Setup of pepper:
==> flow/design.v <==
module adc_interface (
    input wire clk,
    input wire rst_n,
    input wire [11:0] adc_data,
    input wire adc_valid,
    output reg [11:0] voltage_fb,
    output reg data_ready
);
    always @(posedge clk or negedge rst_n) begin
        if (!rst_n) begin
            voltage_fb <= 12'd0;
            data_ready <= 1'b0;
        end else begin
            if (adc_valid) begin
                voltage_fb <= adc_data;
                data_ready <= 1'b1;
            end else begin
                data_ready <= 1'b0;
            end
        end
    end
endmodule
module pid_controller #(
    parameter DATA_WIDTH = 12,
    parameter KP = 16'd100,
    parameter KI = 16'd10,
    parameter KD = 16'd5,
    parameter SETPOINT = 12'd2048
)(
    input wire clk,
    input wire rst_n,
    input wire [DATA_WIDTH-1:0] feedback,
    input wire fb_valid,
    output reg [9:0] control_out,
    output reg out_valid
);
    reg signed [DATA_WIDTH:0] error;
    reg signed [DATA_WIDTH:0] prev_error;
    reg signed [31:0] integral;
    reg signed [DATA_WIDTH:0] derivative;
    reg signed [31:0] p_term, i_term, d_term;
    reg signed [31:0] pid_sum;
    always @(posedge clk or negedge rst_n) begin
        if (!rst_n) begin
            error <= 0;
            prev_error <= 0;
            integral <= 0;
            derivative <= 0;
            p_term <= 0;
            i_term <= 0;
            d_term <= 0;
            pid_sum <= 0;
            control_out <= 10'd512;
            out_valid <= 1'b0;
        end else if (fb_valid) begin
            error <= SETPOINT - feedback;
            prev_error <= error;
            if (integral + error > 32'sd100000)
                integral <= 32'sd100000;
            else if (integral + error < -32'sd100000)
                integral <= -32'sd100000;
            else
                integral <= integral + error;
            derivative <= error - prev_error;
            p_term <= ($signed({16'd0, KP}) * error) >>> 8;
            i_term <= ($signed({16'd0, KI}) * integral) >>> 16;
            d_term <= ($signed({16'd0, KD}) * derivative) >>> 8;
            pid_sum <= p_term + i_term + d_term + 32'sd512;
            if (pid_sum > 32'sd1023)
                control_out <= 10'd1023;
            else if (pid_sum < 32'sd0)
                control_out <= 10'd0;
            else
                control_out <= pid_sum[9:0];
            out_valid <= 1'b1;
        end else begin
            out_valid <= 1'b0;
        end
    end
endmodule
module pwm_generator #(
    parameter CLK_FREQ = 100_000_000,
    parameter PWM_FREQ = 100_000,
    parameter PWM_RESOLUTION = 10
)(
    input wire clk,
    input wire rst_n,
    input wire [PWM_RESOLUTION-1:0] duty_cycle,
    output reg pwm_out
);
    localparam COUNTER_MAX = CLK_FREQ / PWM_FREQ;
    reg [$clog2(COUNTER_MAX)-1:0] counter;
    reg [PWM_RESOLUTION-1:0] duty_reg;
    reg [PWM_RESOLUTION-1:0] compare_val;
    always @(posedge clk or negedge rst_n) begin
        if (!rst_n) begin
            counter <= 0;
            duty_reg <= 0;
            compare_val <= 0;
            pwm_out <= 1'b0;
        end else begin
            if (counter < COUNTER_MAX - 1) begin
                counter <= counter + 1;
            end else begin
                counter <= 0;
                duty_reg <= duty_cycle;
            end
            compare_val <= (duty_reg * COUNTER_MAX) >> PWM_RESOLUTION;
            pwm_out <= (counter < compare_val) ? 1'b1 : 1'b0;
        end
    end
endmodule
module buck_converter_top #(
    parameter CLK_FREQ = 100_000_000,
    parameter PWM_FREQ = 100_000,
    parameter V_REF = 12'd2048,
    parameter KP = 16'd100,
    parameter KI = 16'd10,
    parameter KD = 16'd5
)(
    input wire clk,
    input wire rst_n,
    input wire [11:0] adc_data,
    input wire adc_valid,
    output wire pwm_out,
    output wire [11:0] voltage_monitor,
    output wire [9:0] duty_cycle_monitor
);
    wire [11:0] voltage_fb;
    wire adc_ready;
    wire [9:0] duty_cycle;
    wire pid_valid;
    adc_interface adc_if (
        .clk(clk),
        .rst_n(rst_n),
        .adc_data(adc_data),
        .adc_valid(adc_valid),
        .voltage_fb(voltage_fb),
        .data_ready(adc_ready)
    );
    pid_controller #(
        .DATA_WIDTH(12),
        .KP(KP),
        .KI(KI),
        .KD(KD),
        .SETPOINT(V_REF)
    ) pid_ctrl (
        .clk(clk),
        .rst_n(rst_n),
        .feedback(voltage_fb),
        .fb_valid(adc_ready),
        .control_out(duty_cycle),
        .out_valid(pid_valid)
    );
    pwm_generator #(
        .CLK_FREQ(CLK_FREQ),
        .PWM_FREQ(PWM_FREQ),
        .PWM_RESOLUTION(10)
    ) pwm_gen (
        .clk(clk),
        .rst_n(rst_n),
        .duty_cycle(duty_cycle),
        .pwm_out(pwm_out)
    );
    assign voltage_monitor = voltage_fb;
    assign duty_cycle_monitor = duty_cycle;
endmodule
Settings: LEC_CHECK=0, CAP_MARGIN=10, CELL_PAD_IN_SITES_DETAIL_PLACEMENT=1, CELL_PAD_IN_SITES_GLOBAL_PLACEMENT=0, CORE_MARGIN=9, CORE_UTILIZATION=33, CTS_CLUSTER_DIAMETER=56, CTS_CLUSTER_SIZE=80, GPL_ROUTABILITY_DRIVEN=1, GPL_TIMING_DRIVEN=1, HOLD_SLACK_MARGIN=0.26, MAX_ROUTING_LAYER=met4, SETUP_SLACK_MARGIN=0.25, SLEW_MARGIN=40, TNS_END_PERCENT=10; clock period 6.18 ns.
run.sh (not shown) runs the stock make flow with config.mk's settings and CLKGATE_MAP_FILE=.
pepper reached the end of the flow, and the finished layout is clean on the timing, design-rule and antenna checks.
The following lists how onyx was set up differently from pepper:
- removing HOLD_SLACK_MARGIN (formerly 0.26)
- removing CTS_CLUSTER_SIZE (formerly 80)
- changing MAX_ROUTING_LAYER from met4 to met5
- changing CAP_MARGIN from 10 to 20
- changing CORE_UTILIZATION from 33 to 56
- removing TNS_END_PERCENT (formerly 10)
- changing SLEW_MARGIN from 40 to 25
- setting PLACE_DENSITY to 0.55 for the first time
- changing CELL_PAD_IN_SITES_DETAIL_PLACEMENT from 1 to 0
- changing CORE_MARGIN from 9 to 3
- changing the clock period (ns, I/O delays scaled along) from 6.18 to 2.94
==> comparison <==
onyx finished every stage; the final checks, however, were not passed, the failures being setup timing.
As far as post-synthesis instance area is concerned, pepper and onyx perform about the same.
Worst setup slack (higher): pepper
Non-clock buffer count (onyx vs. pepper) increases by more than 100%
onyx: sum of routed wire length over all layers 14% above pepper
Number of multi-input combinational cells of pepper is on par with onyx.
Higher routed wire length on met3 was reported by onyx, not pepper.
Fill cell total of the finished layout: higher on pepper
Between onyx and pepper, the difference in clock network latency to the later pin of the worst-skew pair is negligible.
Compared with pepper, onyx shows a setup slack of the worst register-to-register path that is 2690 ps lower.
diff inputs: onyx => harbor
- an added PLACE_DENSITY_LB_ADDON of 0.03
- a deleted PLACE_DENSITY that had been 0.55
- a change of CORE_UTILIZATION from 56 to 72
- a change of the clock period (ns, I/O delays scaled along) from 2.94 to 4.29
### Flow results
Compared to onyx, the routing of harbor uses less wire. Finished, but not clean: onyx, with setup timing. STATUS run=harbor STAGES=ALL_DONE FINAL_CHECKS=FAILED CAUSE=setup timing. [compare] base=onyx new=harbor: critical path depth shrank by 1; clock skew shows an increase of 4.0 ps.
Here is what was changed in the inputs of garnet compared with harbor.
- a change of CORE_UTILIZATION from 72 to 23
- a change of CELL_PAD_IN_SITES_DETAIL_PLACEMENT from 0 to 2
- a change of CORE_MARGIN from 3 to 10
- an added PLACE_DENSITY of 0.85
- a deleted PLACE_DENSITY_LB_ADDON that had been 0.03
- a change of the clock period (ns, I/O delays scaled along) from 4.29 to 2.94
Notes after the runs:
garnet completed end to end; final checks failed (capacitance limit, slew limit, setup timing).
garnet: wire length 140000 microns above harbor
Final setup TNS, garnet and harbor: larger value in harbor
| required arrival time at the worst endpoint | garnet vs harbor | 1260 ps lower |
Looking at minimum hold slack across garnet and harbor, the one that comes out higher is harbor.
Relative to harbor, cell area reported after detailed placement increased by about 20% in garnet.

* * *

// buck_converter_top: RTL as listed in full above, without the edits since
==> flow/config.mk <==
export PLATFORM = sky130hd
export DESIGN_NAME = buck_converter_top
export DESIGN_NICKNAME = buck_converter_top
export VERILOG_FILES = /design/flow/design.v
export SDC_FILE = /design/flow/constraint.sdc
export NUM_CORES = 4
export LEC_CHECK = 0
export ABC_AREA = 1
export CAP_MARGIN = 5
export CELL_PAD_IN_SITES_GLOBAL_PLACEMENT = 3
export CORE_MARGIN = 2
export CORE_UTILIZATION = 40
export MIN_ROUTING_LAYER = met2
export SLEW_MARGIN = 5
==> flow/constraint.sdc <==
create_clock -name core_clock -period 10.0 [get_ports {clk}]
set_input_delay 2.0000 -clock core_clock [delete_from_list [all_inputs] [get_ports {clk}]]
set_output_delay 2.0000 -clock core_clock [all_outputs]
set_load 0.01 [all_outputs]
The baseline finished clean.
Change:
- ABC_AREA: 1 -> default
- CAP_MARGIN: 5 -> 20
- CELL_PAD_IN_SITES_GLOBAL_PLACEMENT: 3 -> default
- CTS_CLUSTER_DIAMETER: default -> 224
- CTS_CLUSTER_SIZE: default -> 98
- MIN_ROUTING_LAYER: met2 -> default
- PLACE_DENSITY: default -> 0.35
- SLEW_MARGIN: 5 -> 20
- TNS_END_PERCENT: default -> 10
What happened:
- wire length decreases by 16%
- die size decreases by 6.4%
- clock skew goes down by 4.8 ps
- sequential share of layout area rises by 1.8 points
Change:
- CTS_CLUSTER_DIAMETER: 224 -> default
- CTS_CLUSTER_SIZE: 98 -> default
- GPL_ROUTABILITY_DRIVEN: default -> 0
- MAX_ROUTING_LAYER: default -> met4
- PLACE_DENSITY: 0.35 -> default
- TNS_END_PERCENT: 10 -> default
Outcome: The new run completed without violations; cell area barely changes; global-route usage is lower by 2.6 points; worst hold slack hardly moves; non-clock buffer count came out lower by 2; synthesized cell count stays the same; sequential share of layout area is about the same; register-to-register slack hardly moves; routed wire length goes down by 14%; utilization barely changes.
Change:
- CELL_PAD_IN_SITES_DETAIL_PLACEMENT: default -> 2
- CELL_PAD_IN_SITES_GLOBAL_PLACEMENT: default -> 3
- CTS_CLUSTER_DIAMETER: default -> 364
- CTS_CLUSTER_SIZE: default -> 66
- HOLD_SLACK_MARGIN: default -> -0.05
- SLEW_MARGIN: 20 -> 30
- TNS_END_PERCENT: default -> 10
Final area is about the same.
Global-route usage grows by 5.6 points.
Routed wire length grows by about 30%.
Area after synthesis stays the same.
Via count grows by 4.6%.
Setup slack degrades by 120 ps.
